## run 1
==> flow/design.v <==
`timescale 1ns / 1ps
module cordic_single_stage #(parameter m = 6, parameter n = 10, parameter iter_length = 4)(clk, x_in, y_in, z_in, i, atan, x_out, y_out, z_out);
	input clk;
	input signed [m + n - 1:0] x_in, y_in, z_in;
	input signed [m + n - 1:0] atan;
	input [iter_length - 1:0] i;
	output reg [m + n - 1:0] x_out, y_out, z_out;
	reg signed [1:0] d;	
	always @(posedge clk) begin
		d = z_in[m + n - 1] == 1'b0 ? 1 : -1;
		x_out <= x_in - d * (y_in >>> i);
		y_out <= y_in + d * (x_in >>> i);
		z_out <= z_in - d * atan;
	end
endmodule
`timescale 1ns / 1ps
module cordic_pipeline(clk, x0, y0, z0, out_x, out_y, out_z);
	parameter M = 6;
	parameter N = 10;
	parameter ITER_BIT = 4;
	parameter ITER_COUNT = 11;
	input clk;
	input signed [M + N - 1:0] x0;
	input signed [M + N - 1:0] y0;
	input signed [M + N - 1:0] z0;
	output signed [M + N - 1:0] out_x;
	output signed [M + N - 1:0] out_y;
	output signed [M + N - 1:0] out_z;
	reg signed [M + N - 1:0] atan_lut [ITER_COUNT:0];
	initial begin
		atan_lut[0] = 16'b0000001100100100;
		atan_lut[1] = 16'b0000000111011010;
		atan_lut[2] = 16'b0000000011111010;
		atan_lut[3] = 16'b0000000001111111;
		atan_lut[4] = 16'b0000000000111111;
		atan_lut[5] = 16'b0000000000011111;
		atan_lut[6] = 16'b0000000000001111;
		atan_lut[7] = 16'b0000000000000111;
		atan_lut[8] = 16'b0000000000000011;
		atan_lut[9] = 16'b0000000000000001;
		atan_lut[10] = 16'b0000000000000000;
		atan_lut[11] = 16'b0000000000000000;
	end
	wire signed [M + N - 1:0] x_values [ITER_COUNT:0];
	wire signed [M + N - 1:0] y_values [ITER_COUNT:0];
	wire signed [M + N - 1:0] z_values [ITER_COUNT:0];
	assign x_values[0] = x0;
	assign y_values[0] = y0;
	assign z_values[0] = z0;
	genvar i;
	generate
		for (i = 0; i < ITER_COUNT; i = i + 1)
			begin
				cordic_single_stage #(.m(M), .n(N), .iter_length(ITER_BIT)) stage (
					 .clk(clk), 
					 .x_in(x_values[i]), 
					 .y_in(y_values[i]), 
					 .z_in(z_values[i]), 
					 .i(i), 
					 .atan(atan_lut[i]), 
					 .x_out(x_values[i + 1]), 
					 .y_out(y_values[i + 1]), 
					 .z_out(z_values[i + 1])
				);
			end
	endgenerate
	assign out_x = x_values[ITER_COUNT];
	assign out_y = y_values[ITER_COUNT];
	assign out_z = z_values[ITER_COUNT];
endmodule
clock: 3.82 ns
lec_check: 0
cap_margin: 20
core_margin: 2
core_utilization: 40
slew_margin: 20
run.sh (not shown) runs the stock make flow with config.mk's settings and CLKGATE_MAP_FILE=.
Run 1 reached the end of the flow, and the finished layout is clean on the timing, DRC and antenna checks.
[inputs] run 2 vs run 1
- CORE_UTILIZATION changed from 40 to 68
- CTS_CLUSTER_SIZE newly set to 74
- ABC_AREA newly set to 1
- the clock period (ns, I/O delays scaled along) changed from 3.82 to 2.71
- Layout checks on run 2: not met. Flow itself completed; violations: setup timing.
- For layout buffer count excluding clock buffers, dividing the value from run 1 by the value from run 2 gives 0.53.
- Compared run 2 vs run 1, and adder-cell share of the synthesized area is down in run 2.
- Worst-case register-to-register setup slack (lower): run 2
- From run 1 to run 2 the numbers moved as follows: number of vias per cell after detailed routing saw an increase, clock buffer count in the final layout went down, final area now larger.
The following lists how run 3 was set up differently from run 2:
- removing ABC_AREA (formerly 1)
- removing CTS_CLUSTER_SIZE (formerly 74)
- changing CORE_UTILIZATION from 68 to 15
- changing the clock period (ns, I/O delays scaled along) from 2.71 to 5.23
Run 3 did not stop at any stage, and its layout met the timing, DRC and antenna checks. STATUS first-pass GRT wire length: run 3 wins against run 2. Note that the final wirelength recorded for run 3 amounts to 0.63 times the value seen in run 2. Delta(total die area, run 3 - run 2) > 0. Number of instances in the synthesized netlist for run 3 is lower than for run 2.

========
== job 3884 ==
Starts from the design.v that is shown in full above.
==> flow/config.mk <==
export PLATFORM = sky130hd
export DESIGN_NAME = cordic_pipeline
export DESIGN_NICKNAME = cordic_pipeline
export VERILOG_FILES = /design/flow/design.v
export SDC_FILE = /design/flow/constraint.sdc
export NUM_CORES = 4
export LEC_CHECK = 0
export CAP_MARGIN = 20
export CORE_MARGIN = 2
export CORE_UTILIZATION = 72
export PLACE_DENSITY = 0.67
export SETUP_SLACK_MARGIN = -0.24
export SLEW_MARGIN = 20
==> flow/constraint.sdc <==
create_clock -name core_clock -period 2.29 [get_ports {clk}]
set_input_delay 0.4580 -clock core_clock [delete_from_list [all_inputs] [get_ports {clk}]]
set_output_delay 0.4580 -clock core_clock [all_outputs]
set_load 0.01 [all_outputs]
In the summary table, job 3884 is marked failed, with error DPL-0038 raised in 4_1_cts.
--- input diff job 3884..job 4931 ---
Settings: CORE_UTILIZATION now 40, was 72; SETUP_SLACK_MARGIN no longer set, was -0.24; PLACE_DENSITY no longer set, was 0.67; the clock period (ns, I/O delays scaled along) now 4.0, was 2.29.
==> results <==
- Total standard cell area after synthesis came out exactly the same in job 4931 and job 3884.
- Looking at the reports, job 4931 completed the entire flow and the layout it produced met the timing, DRC and antenna checks.
- Count of library flops with an enable pin: job 3884 vs job 4931 identical
- Re number of cells in Yosys stat: no difference whatsoever between job 3884 and job 4931.
- [compare] base=job 3884 new=job 4931: count of buffers inserted at the top-level ports roughly the same; die size up about 80%.
- Instance area at placement is lower on job 4931
- Compared with job 3884, job 4931 shows a lower count of placed standard cells including taps.
- Per the comparison of job 4931 with job 3884, overall die width rose about 34%, estimated wirelength of the detail-placed design has decreased, worst slack at placement now sits higher.

========
Setup of job 2521:
// cordic_pipeline: RTL as listed in full above, without the edits since
Settings: LEC_CHECK=0, CAP_MARGIN=20, CORE_MARGIN=2, CORE_UTILIZATION=23, SLEW_MARGIN=20; clock period 3.82 ns.
diff inputs: job 2521 => job 4023
# job 2521
export LEC_CHECK = 0
export CAP_MARGIN = 20
export CORE_MARGIN = 2
export CORE_UTILIZATION = 23
export SLEW_MARGIN = 20
create_clock -name core_clock -period 3.82 [get_ports {clk}]
# job 4023
export LEC_CHECK = 0
export CAP_MARGIN = 20
export CORE_MARGIN = 2
export CORE_UTILIZATION = 40
export GPL_ROUTABILITY_DRIVEN = 0
export SLEW_MARGIN = 20
export TNS_END_PERCENT = 5
create_clock -name core_clock -period 4.0 [get_ports {clk}]
## What came out
Design area delta for job 4023 relative to job 2521: about 2.7% lower. The total iterations of the first detailed-routing run of job 4023 exceeds that of job 2521 by 1. Job 4023 gives more worst setup slack after layout than job 2521 did. [job 4023 vs job 2521] global-route total usage across every layer: higher in job 4023. Sequential share of layout area: higher on job 4023. [diff] minimum clock period, job 4023 relative to job 2521: regression.
Input-level comparison between job 3906 and job 4023:
# job 4023
export LEC_CHECK = 0
export CAP_MARGIN = 20
export CORE_MARGIN = 2
export CORE_UTILIZATION = 40
export GPL_ROUTABILITY_DRIVEN = 0
export SLEW_MARGIN = 20
export TNS_END_PERCENT = 5
create_clock -name core_clock -period 4.0 [get_ports {clk}]
# job 3906
export LEC_CHECK = 0
export CAP_MARGIN = 20
export CORE_MARGIN = 2
export CORE_UTILIZATION = 60
export SLEW_MARGIN = 20
create_clock -name core_clock -period 2.16 [get_ports {clk}]
[summary]
To summarise job 3906: no stage aborted, but the layout did not pass its checks, failing on negative setup slack.
Job 4023 finished all stages; the layout is clean.
Final net count (job 3906 vs. job 4023) increases by more than 10%
met3 routing resource usage after global routing ended up 1.2 points higher on job 3906 than on job 4023.
Between job 3906 and job 4023, the final cell count without fillers is lower for job 4023.
[compare] base=job 4023 new=job 3906: non-clock buffer count has increased.
Comparing job 3906 with job 4023, the number of clock sinks came out essentially unchanged.
Job 3906: design area is 31% higher than what job 4023 reported.
In job 3906 the non-clock buffer contribution to total cell area turned out 16 points higher than in job 4023.
Edits applied to the flow inputs when going from job 3906 to job 7590:
# job 3906
export LEC_CHECK = 0
export CAP_MARGIN = 20
export CORE_MARGIN = 2
export CORE_UTILIZATION = 60
export SLEW_MARGIN = 20
create_clock -name core_clock -period 2.16 [get_ports {clk}]
# job 7590
export LEC_CHECK = 0
export ABC_AREA = 1
export CAP_MARGIN = 20
export CORE_MARGIN = 2
export CORE_UTILIZATION = 72
export CTS_CLUSTER_SIZE = 74
export HOLD_SLACK_MARGIN = -0.1
export SLEW_MARGIN = 20
create_clock -name core_clock -period 3.21 [get_ports {clk}]
## What came out
Job 7590: done, clean on timing, DRC and antenna
The flow completed for job 3906, but it is not clean: the layout still shows negative setup slack.
Job 7590 reports its critical path startpoint as genblk1[4].stage.z_out[15]$_DFF_P_ while job 3906 reports genblk1[3].stage.z_out[15]$_DFF_P_.
Compared with job 3906, count of non-CTS buffers in the layout in job 7590 decreased by more than half.
Changes observed in job 7590 relative to job 3906: pre-placement core utilization now sits higher; combined area of all synthesized cells now larger; area figure in the yosys stat output increased 11%; area enclosed by the die boundary decreased 7.4%; post-detailed-route wirelength per cell saw a decrease.
Capture point of the critical path = genblk1[5].stage.x_out[13]$_DFF_P_: job 7590; capture point of the critical path = genblk1[4].stage.x_out[14]$_DFF_P_: job 3906
The finished layout cell area of job 7590 is lower than that of job 3906.

========
## v14
RTL: the design.v shown in full above, as it stands there.
==> flow/config.mk <==
export PLATFORM = sky130hd
export DESIGN_NAME = cordic_pipeline
export DESIGN_NICKNAME = cordic_pipeline
export VERILOG_FILES = /design/flow/design.v
export SDC_FILE = /design/flow/constraint.sdc
export NUM_CORES = 4
export LEC_CHECK = 0
export ABC_AREA = 0
export CAP_MARGIN = 20
export CORE_MARGIN = 2
export CORE_UTILIZATION = 72
export CTS_CLUSTER_DIAMETER = 400
export CTS_CLUSTER_SIZE = 100
export PLACE_DENSITY = 0.8
export SLEW_MARGIN = 20
==> flow/constraint.sdc <==
create_clock -name core_clock -period 2.62 [get_ports {clk}]
set_input_delay 0.5240 -clock core_clock [delete_from_list [all_inputs] [get_ports {clk}]]
set_output_delay 0.5240 -clock core_clock [all_outputs]
set_load 0.01 [all_outputs]
Status(v14) = ERROR, stage = global routing (5_1_grt)
#### Input delta (v18 over v14)
# v14
export LEC_CHECK = 0
export ABC_AREA = 0
export CAP_MARGIN = 20
export CORE_MARGIN = 2
export CORE_UTILIZATION = 72
export CTS_CLUSTER_DIAMETER = 400
export CTS_CLUSTER_SIZE = 100
export PLACE_DENSITY = 0.8
export SLEW_MARGIN = 20
create_clock -name core_clock -period 2.62 [get_ports {clk}]
# v18
export LEC_CHECK = 0
export CAP_MARGIN = 20
export CELL_PAD_IN_SITES_GLOBAL_PLACEMENT = 2
export CORE_MARGIN = 9
export CORE_UTILIZATION = 31
export CTS_CLUSTER_DIAMETER = 184
export GPL_ROUTABILITY_DRIVEN = 0
export PLACE_DENSITY_LB_ADDON = 0.17
export SETUP_SLACK_MARGIN = 0.39
export SLEW_MARGIN = 20
create_clock -name core_clock -period 4.0 [get_ports {clk}]
## What came out
v18 did not stop at any stage, and its layout met the timing, DRC and antenna checks. Core utilization before placement ends up higher on v14. Taking v14 as the reference point, the number of buffers added by the clock tree synthesis step of v18 rises by 65. Status: chip area line of the yosys report parity (v14, v18). Comparing area of the die for v18 and v14, the smaller number came from v14.
### v18 -> v32
# v18
export LEC_CHECK = 0
export CAP_MARGIN = 20
export CELL_PAD_IN_SITES_GLOBAL_PLACEMENT = 2
export CORE_MARGIN = 9
export CORE_UTILIZATION = 31
export CTS_CLUSTER_DIAMETER = 184
export GPL_ROUTABILITY_DRIVEN = 0
export PLACE_DENSITY_LB_ADDON = 0.17
export SETUP_SLACK_MARGIN = 0.39
export SLEW_MARGIN = 20
create_clock -name core_clock -period 4.0 [get_ports {clk}]
# v32
export LEC_CHECK = 0
export CAP_MARGIN = 20
export CORE_MARGIN = 2
export CORE_UTILIZATION = 72
export CTS_CLUSTER_SIZE = 39
export PLACE_DENSITY = 0.67
export SETUP_SLACK_MARGIN = -0.24
export SLEW_MARGIN = 20
create_clock -name core_clock -period 2.3 [get_ports {clk}]
[summary]
Diff v18 -> v32 | floorplan-stage core utilization | increase of 41 points. | half-perimeter wire length after detailed placement | higher: v32 |. In the flow results for v18 and v32, the overall die area is larger on v18. Delta (v32 minus v18): yosys synthesis chip area saw little to no change, vertical die dimension saw a decrease. Lower worst slack after detailed placement among v18 and v32: v32. There was hardly any difference in share of the synthesized netlist area taken by xor and xnor gates between v32 and v18. Re register area share after synthesis: no difference whatsoever between v32 and v18. Horizontal extent of the die of v32 falls short of that of v18 by more than a quarter. Area of the placeable core was lower in v32 than in v18. v32 | ERROR | clock tree synthesis (4_1_cts).
Input-level comparison between v17 and v32:
# v32
export LEC_CHECK = 0
export CAP_MARGIN = 20
export CORE_MARGIN = 2
export CORE_UTILIZATION = 72
export CTS_CLUSTER_SIZE = 39
export PLACE_DENSITY = 0.67
export SETUP_SLACK_MARGIN = -0.24
export SLEW_MARGIN = 20
create_clock -name core_clock -period 2.3 [get_ports {clk}]
# v17
export LEC_CHECK = 0
export CAP_MARGIN = 20
export CORE_ASPECT_RATIO = 0.5
export CORE_MARGIN = 2
export CORE_UTILIZATION = 69
export CTS_CLUSTER_DIAMETER = 370
export CTS_CLUSTER_SIZE = 49
export PLACE_DENSITY_LB_ADDON = 0.0
export SETUP_SLACK_MARGIN = 0.63
export SLEW_MARGIN = 20
create_clock -name core_clock -period 2.16 [get_ports {clk}]
## What came out
When the final numbers for v17 and v32 were put side by side, the height of the die turned out to be smaller in v17. v17 has worst slack after detailed placement below what v32 had. v17 failed in clock tree synthesis (4_1_cts) with DPL-0033. Going from v32 to v17, chip area from the yosys synthesis statistics about even; placer congestion estimate rose about 4%; effective utilization at floorplan fell 2.3 points. Number of core rows was higher in v32 than in v17. As far as fraction of the mapped netlist area in simple logic gates goes, v17 and v32 are indistinguishable; the numbers are identical. Looking at total core area, v17 sits about 3.2% higher than v32 does. Compared to v32, v17 was floorplanned on a bigger die. Summary: with v32 as the reference, horizontal die dimension in v17 moved up by more than a quarter.
